Design top, start of the top module:
module top(clk, rst, start,i, socin1
  ,socin2
  ,socin3
  ,socin4,
  socout1
  ,socout2
  ,socout3
  ,socout4
  ,outReady);
Size: ~21000 µm² of cells after synthesis.
clock: 4.6 ns
lec_check: 0
abc_area: 1
cap_margin: 30
cell_pad_in_sites_global_placement: 2
core_aspect_ratio: 0.64
core_margin: 6
core_utilization: 69
cts_cluster_size: 67
gpl_timing_driven: 1
hold_slack_margin: -0.0
max_routing_layer: met4
min_routing_layer: met2
place_density_lb_addon: 0.25
setup_slack_margin: 1.3
slew_margin: 25
tns_end_percent: 50
run.sh (not shown) runs the stock make flow with config.mk's settings and CLKGATE_MAP_FILE=.
The starting point aborted during global placement without I/O, error FLW-0024.
==> next run, changes <==
Settings changed: ABC_AREA 1 to not set, CAP_MARGIN 30 to 20, CELL_PAD_IN_SITES_GLOBAL_PLACEMENT 2 to not set, CORE_ASPECT_RATIO 0.64 to not set, CORE_MARGIN 6 to 2, CORE_UTILIZATION 69 to 40, CTS_CLUSTER_SIZE 67 to not set, GPL_TIMING_DRIVEN 1 to not set, HOLD_SLACK_MARGIN -0.0 to not set, MAX_ROUTING_LAYER met4 to not set, MIN_ROUTING_LAYER met2 to not set, PLACE_DENSITY set to 0.6, PLACE_DENSITY_LB_ADDON 0.25 to not set, SETUP_SLACK_MARGIN 1.3 to not set, SLEW_MARGIN 25 to 20, TNS_END_PERCENT 50 to not set.
Clock period 4.6 ns to 5.0 ns, I/O delays scaled along.
What happened: The new run ran to the end with no violations. Area after synthesis fell by a few percent. Synthesized cell count fell by about a fifth. Die size rose by well over a third.
==> next run, changes <==
Settings changed: ABC_AREA set to 1, CORE_UTILIZATION 40 to 72, PLACE_DENSITY 0.6 to not set, PLACE_DENSITY_LB_ADDON set to 0.2.
Clock period 5.0 ns to 3.33 ns, I/O delays scaled along.
Outcome:
- Now the flow completed, yet does not pass: negative setup slack
- area after synthesis rises by 3.6%
- total power grows by 80%
- clock skew stays flat
- design area is higher by 7.7%
- setup slack loses 1.2 ns
- clock-buffer cell count stays the same
- wire length goes up by 26%
- die area fell by 42%
- sequential power rose by 45%
- sequential share of layout area fell by 3.1 points
- final cell count is higher by 16%
==> next run, changes <==
Settings changed: CTS_CLUSTER_SIZE set to 26.
Clock period 3.33 ns to 4.05 ns, I/O delays scaled along.
Result:
- The new run produced a layout that fails on negative setup slack
- final cell count decreases by 2.2%
- setup slack improved by 0.87 ns
- cell area came out lower by 1.7%
- critical path depth does not change
- via count drops by 0.93%
- synthesized cell count is unchanged
- core utilization came out lower by 1.4 points
- combinational power fell by 24%
- global-route usage shrinks by 0.69 points
==> next run, changes <==
Settings changed: ABC_AREA 1 to not set, CTS_CLUSTER_SIZE 26 to not set, PLACE_DENSITY set to 0.4, PLACE_DENSITY_LB_ADDON 0.2 to not set.
Clock period 4.05 ns to 2.67 ns, I/O delays scaled along.
The new run finished but fails on negative setup slack.
Clock skew climbs by 0.0054 ns.
Synthesized cell count decreases by 23%.
Power goes up by 62%.
Via count drops by 9.8%.
Final area goes up by 1.7%.
Maximum frequency falls by 8.7%.
Die area came out lower by 3.4%.
Register-to-register slack degrades by 1.8 ns.
Sequential power rose by 54%.
Setup slack gets worse by 1.8 ns.
Flip-flop count does not change.

== 05-06 ==
Starting RTL as in the previous note.
Settings: LEC_CHECK=0, ABC_AREA=1, CAP_MARGIN=20, CORE_MARGIN=2, CORE_UTILIZATION=72, CTS_CLUSTER_DIAMETER=355, CTS_CLUSTER_SIZE=24, PLACE_DENSITY_LB_ADDON=0.17, SETUP_SLACK_MARGIN=0.78, SLEW_MARGIN=20; clock period 2.67 ns.
05-06 is listed as incomplete: the tool reported an error in global routing and the run ended there.
[inputs] 11-07 vs 05-06
- changing PLACE_DENSITY_LB_ADDON from 0.17 to 0.2
- changing CTS_CLUSTER_DIAMETER from 355 to 188
- removing SETUP_SLACK_MARGIN (formerly 0.78)
- changing CTS_CLUSTER_SIZE from 24 to 14
- changing the clock period (ns, I/O delays scaled along) from 2.67 to 2.93
Notes after the runs:
11-07 had finished all stages when the layout checks came back failing, citing negative setup slack. 05-06 did not finish; a tool error ended it in global routing. Comparing 11-07 and 05-06, placed cell area is lower on 11-07. Delta (11-07 minus 05-06): sum of net half-perimeters after detailed placement moved down, die size about even, number of instances in the placed design went down by 19. Re post-synth area from yosys stat: no difference whatsoever between 11-07 and 05-06. 11-07 ended with more clock buffer count from CTS than 05-06. Floorplan die height: 11-07 vs 05-06 — no meaningful difference.

top again, from the RTL that the note above started with.
Settings: LEC_CHECK=0, ABC_AREA=1, CAP_MARGIN=20, CORE_ASPECT_RATIO=1.39, CORE_MARGIN=2, CORE_UTILIZATION=72, CTS_CLUSTER_DIAMETER=346, CTS_CLUSTER_SIZE=11, HOLD_SLACK_MARGIN=0.3, PLACE_DENSITY=0.37, SETUP_SLACK_MARGIN=0.43, SLEW_MARGIN=40, TNS_END_PERCENT=5; clock period 2.73 ns.
The baseline finished but failed the layout checks on negative setup slack.
Rerun with:
Settings changed: CORE_ASPECT_RATIO 1.39 to not set, CTS_CLUSTER_DIAMETER 346 to not set, CTS_CLUSTER_SIZE 11 to 24, HOLD_SLACK_MARGIN 0.3 to not set, PLACE_DENSITY 0.37 to not set, PLACE_DENSITY_LB_ADDON set to 0.17, SETUP_SLACK_MARGIN 0.43 to 0.45, SLEW_MARGIN 40 to 20, TNS_END_PERCENT 5 to not set.
Clock period 2.73 ns to 3.89 ns, I/O delays scaled along.
Result: The new run finished but failed the layout checks on negative setup slack. Worst setup slack improved by 1100 ps. Power falls by about 30%. Wire length falls by about 6.6%. Critical path depth falls by 1.
Rerun with:
Settings changed: ABC_AREA 1 to not set, CORE_UTILIZATION 72 to 65, CTS_CLUSTER_SIZE 24 to not set, PLACE_DENSITY set to 0.6, PLACE_DENSITY_LB_ADDON 0.17 to not set, SETUP_SLACK_MARGIN 0.45 to not set.
Clock period 3.89 ns to 2.67 ns, I/O delays scaled along.
Result:
- The changed run reached the layout checks and failed them: negative setup slack
- combinational power grows by 41%
- clock-buffer cell count rose by 6
- via count is lower by 15%
- area after synthesis is lower by 3.5%
- power is higher by 45%
- final area rises by 0.83%
- global-route usage fell by 5.6 points

Setup of harbor:
top again, from the RTL that the note above started with.
clock: 2.83 ns
lec_check: 0
abc_area: 1
cap_margin: 20
cell_pad_in_sites_detail_placement: 1
cell_pad_in_sites_global_placement: 1
core_margin: 5
core_utilization: 18
cts_cluster_diameter: 355
hold_slack_margin: 0.24
slew_margin: 20
From the logs: harbor reached the end of the flow and failed the layout checks with setup timing.
What quartz does differently from harbor at the input level:
Settings: CTS_CLUSTER_SIZE: unset -> 24; HOLD_SLACK_MARGIN: 0.24 -> unset; ABC_AREA: 1 -> unset; CORE_MARGIN: 5 -> 2; CTS_CLUSTER_DIAMETER: 355 -> unset; CELL_PAD_IN_SITES_DETAIL_PLACEMENT: 1 -> unset; CORE_UTILIZATION: 18 -> 72; CELL_PAD_IN_SITES_GLOBAL_PLACEMENT: 1 -> unset; the clock period (ns, I/O delays scaled along): 2.83 -> 3.89.
--- outcome ---
Although it ran to completion, quartz produced a layout that fails the final checks because of setup timing. On quartz: area of the chip is 76% lower than what harbor gave. Comparing harbor and quartz, compound-cell area share of the yosys netlist is lower on harbor. For synthesized cell count, dividing the value from quartz by the value from harbor gives 0.77.
### quartz -> fjord
Settings: putting PLACE_DENSITY at 0.6 where nothing was set; clearing CTS_CLUSTER_SIZE, which used to be 24; swapping 72 for 40 in CORE_UTILIZATION; swapping 3.89 for 4.81 in the clock period (ns, I/O delays scaled along).
### Flow results
For post-placement cell count, dividing the value from fjord by the value from quartz gives 1.10.
The final layout from fjord, which completed every stage, passed the timing, DRC and antenna checks at the end of the flow.
Internal cell power came out lower on fjord than on quartz.
Non-clock buffer count ended up 58 lower on fjord than on quartz.
Summary of the comparison: worst hold slack after final layout is lower in fjord, relative to quartz.
Lower minimum setup slack after placement was reported by quartz, not fjord.
[compare] base=quartz new=fjord: sequential share of layout area +0.39 points; required time at the endpoint of the critical path +930 ps.
Core utilization: fjord lower than quartz
Filler-free cell count of the finished design (quartz / fjord): 0.912
diff inputs: fjord => lagoon
Settings: changing CORE_UTILIZATION from 40 to 72; setting ABC_AREA to 1 for the first time; setting PLACE_DENSITY_LB_ADDON to 0.2 for the first time; removing PLACE_DENSITY (formerly 0.6); setting CTS_CLUSTER_SIZE to 13 for the first time; setting CTS_CLUSTER_DIAMETER to 53 for the first time; changing the clock period (ns, I/O delays scaled along) from 4.81 to 3.41.
==> results <==
Having completed the whole flow, fjord delivered a layout that passed the timing, DRC and antenna checks.
Nothing crashed in lagoon and all stages finished; the problem is that the final layout failed, the offending checks being setup timing.
Simple logic cell fraction of the synthesized area: lagoon > fjord
Re maximum buffer depth of the clock tree: no difference whatsoever between lagoon and fjord.
lagoon vs fjord: chip area in the Yosys report up by a few percent
lagoon vs fjord: synthesized cell count up by more than a quarter
In lagoon, the xor and xnor fraction of the mapped netlist area came out 1.2 points below the value in fjord.
When the final numbers for lagoon and fjord were put side by side, the worst reg2reg path depth turned out to be greater in lagoon.
lagoon — cell area after placement 1200 sq um higher, fjord as reference
Via count, lagoon and fjord: higher on lagoon

== job 8251 ==
top again, from the RTL that the note above started with.
Design top, start of the top module:
module top(clk, rst, start,i, socin1
  ,socin2
  ,socin3
  ,socin4,
  socout1
  ,socout2
  ,socout3
  ,socout4
  ,outReady);
clock: 4.6 ns
lec_check: 0
abc_area: 1
cap_margin: 30
cell_pad_in_sites_global_placement: 2
core_aspect_ratio: 0.64
core_margin: 2
core_utilization: 69
cts_cluster_size: 82
gpl_timing_driven: 1
hold_slack_margin: -0.0
max_routing_layer: met4
min_routing_layer: met2
place_density_lb_addon: 0.25
slew_margin: 25
tns_end_percent: 50
Seen in the log of job 8251: FLW-0024 during global placement without I/O, after which the run never completed.
Relative to job 8251, the following input files were edited for job 9390:
- a deleted PLACE_DENSITY_LB_ADDON that had been 0.25
- a deleted MAX_ROUTING_LAYER that had been met4
- a deleted ABC_AREA that had been 1
- an added PLACE_DENSITY of 0.6
- a deleted CTS_CLUSTER_SIZE that had been 82
- a change of CAP_MARGIN from 30 to 20
- a deleted CELL_PAD_IN_SITES_GLOBAL_PLACEMENT that had been 2
- a deleted MIN_ROUTING_LAYER that had been met2
- a change of SLEW_MARGIN from 25 to 20
- a change of CORE_UTILIZATION from 69 to 41
- a deleted CORE_ASPECT_RATIO that had been 0.64
- a deleted TNS_END_PERCENT that had been 50
- a deleted HOLD_SLACK_MARGIN that had been -0.0
- a deleted GPL_TIMING_DRIVEN that had been 1
- a change of the clock period (ns, I/O delays scaled along) from 4.6 to 4.81
Results
- Every stage of the flow completed for job 9390, and the final layout passed the timing, DRC and antenna checks.
- The floorplan core density in job 9390 was lower than what job 8251 gave.
- Compared with job 8251, job 9390 shows a higher area fraction in full adders, half adders and majority gates.
- NOTE post-synth area from yosys stat job 8251->job 9390 decreased by a few percent
- Of job 9390 and job 8251, it is job 9390 that has the lower total nets after synthesis.
- In the flow results for job 9390 and job 8251, the vertical extent of the die is smaller on job 8251.
- Job 9390 vs job 8251 on post-synthesis cell area: job 9390 is the lower one.
- In job 9390, the full die area came out about 60% above the value in job 8251.
- Job 9390 vs job 8251 — synthesized cell count dropped by more than 10%
- Going from job 8251 to job 9390, core area grew by more than half.
Here is what was changed in the inputs of job 3564 compared with job 9390.
- a change of CORE_UTILIZATION from 41 to 72
- an added ABC_AREA of 1
- a deleted PLACE_DENSITY that had been 0.6
- an added PLACE_DENSITY_LB_ADDON of 0.2
- an added SETUP_SLACK_MARGIN of 0.75
- an added CTS_CLUSTER_SIZE of 31
- a change of the clock period (ns, I/O delays scaled along) from 4.81 to 2.87
Findings:
[flow] job 3564 | stages: complete | final checks: fail | reason: max-capacitance violations, max-slew violations, negative setup slack
Job 9390 completed every stage of the flow, and the final layout passed the timing, DRC and antenna checks.
Going from job 9390 to job 3564, the detail-routed net length per standard cell was found to have gone up by about 50%.
Looking at cell total in the yosys stat output, job 3564 sits above job 9390.
Diff job 9390 -> job 3564 | power after layout | up by more than 100%
Job 3564 gives less data arrival time of the critical path than job 9390 did.
Diff job 9390 -> job 3564 | row count | decrease of 19
Here is what was changed in the inputs of job 6183 compared with job 3564.
- HOLD_SLACK_MARGIN newly set to 0.3
- CTS_CLUSTER_DIAMETER newly set to 342
- CTS_CLUSTER_SIZE changed from 31 to 13
- SETUP_SLACK_MARGIN changed from 0.75 to 0.24
- the clock period (ns, I/O delays scaled along) changed from 2.87 to 2.67
### Flow results
- Job 6183 had finished all stages when the layout checks came back failing, citing negative setup slack.
- Job 6183 vs job 3564: met1 usage down
- The total vias in the final route in job 6183 was lower than what job 3564 gave.
- In job 6183, the sequential share of layout area came out 1.6 points above the value in job 3564.
- As of job 6183, final area had fallen by a few percent compared to job 3564.

## juniper
Starting RTL as in the previous note.
make LEC_CHECK=0 ABC_AREA=1 CAP_MARGIN=30 CELL_PAD_IN_SITES_GLOBAL_PLACEMENT=2 CORE_ASPECT_RATIO=0.64 CORE_MARGIN=2 CORE_UTILIZATION=45 CTS_CLUSTER_SIZE=82 HOLD_SLACK_MARGIN=-0.0 MAX_ROUTING_LAYER=met4 PLACE_DENSITY_LB_ADDON=0.26 SLEW_MARGIN=20 TNS_END_PERCENT=50 finish   # period 4.6 ns
For violet, these inputs were changed with respect to juniper:
- CAP_MARGIN: 30 -> 15
- CTS_CLUSTER_SIZE: 82 -> 12
- ABC_AREA: 1 -> 0
- MAX_ROUTING_LAYER: met4 -> unset
- PLACE_DENSITY_LB_ADDON: 0.26 -> unset
- TNS_END_PERCENT: 50 -> unset
- CORE_UTILIZATION: 45 -> 66
- SETUP_SLACK_MARGIN: unset -> 0.85
- CELL_PAD_IN_SITES_GLOBAL_PLACEMENT: 2 -> unset
- the clock period (ns, I/O delays scaled along): 4.6 -> 3.43
## What came out
violet had finished all stages when the layout checks came back failing, citing negative setup slack. Relative to juniper, relative slew slack decreased by 4.1 points in violet. Final cell count (juniper / violet): 1.2. Lower combinational fraction of the cell area among juniper and violet: juniper.
Modified inputs, onyx compared to violet
- CTS_CLUSTER_SIZE: 12 -> unset
- PLACE_DENSITY: unset -> 0.6
- HOLD_SLACK_MARGIN: -0.0 -> unset
- CORE_UTILIZATION: 66 -> 40
- CAP_MARGIN: 15 -> 20
- SETUP_SLACK_MARGIN: 0.85 -> unset
- ABC_AREA: 0 -> unset
- CORE_ASPECT_RATIO: 0.64 -> unset
- the clock period (ns, I/O delays scaled along): 3.43 -> 3.0
==> comparison <==
onyx finished all stages; however, its layout fails the closing checks, the failures being negative setup slack.
onyx and violet ended up with roughly the same combined flip-flop and latch cell area.
onyx: met1 track utilization from global routing lower than violet
Max count of cell instances traversed by the critical path across violet and onyx: violet
Die area ended up 20000 um^2 higher on onyx than on violet.
The run showing the greater placed wire-length estimate after detailed placement is violet.
Between onyx and violet, it is onyx whose clock-buffer cell count is lower, by 15%.
Looking at worst path setup slack after routing across both flows, onyx is the weaker of the two, with violet ahead.
Comparing the two runs side by side, onyx comes out behind violet on total power.
In the flow results for violet and onyx, the area growth from synthesis to layout is larger on violet.
The latest clock arrival within the worst-skew pair reported for onyx is greater than that of violet by 0.03 ns.
In the route summary, onyx ends up with a via count below that of violet.
Power and IR drop assume default switching activity.
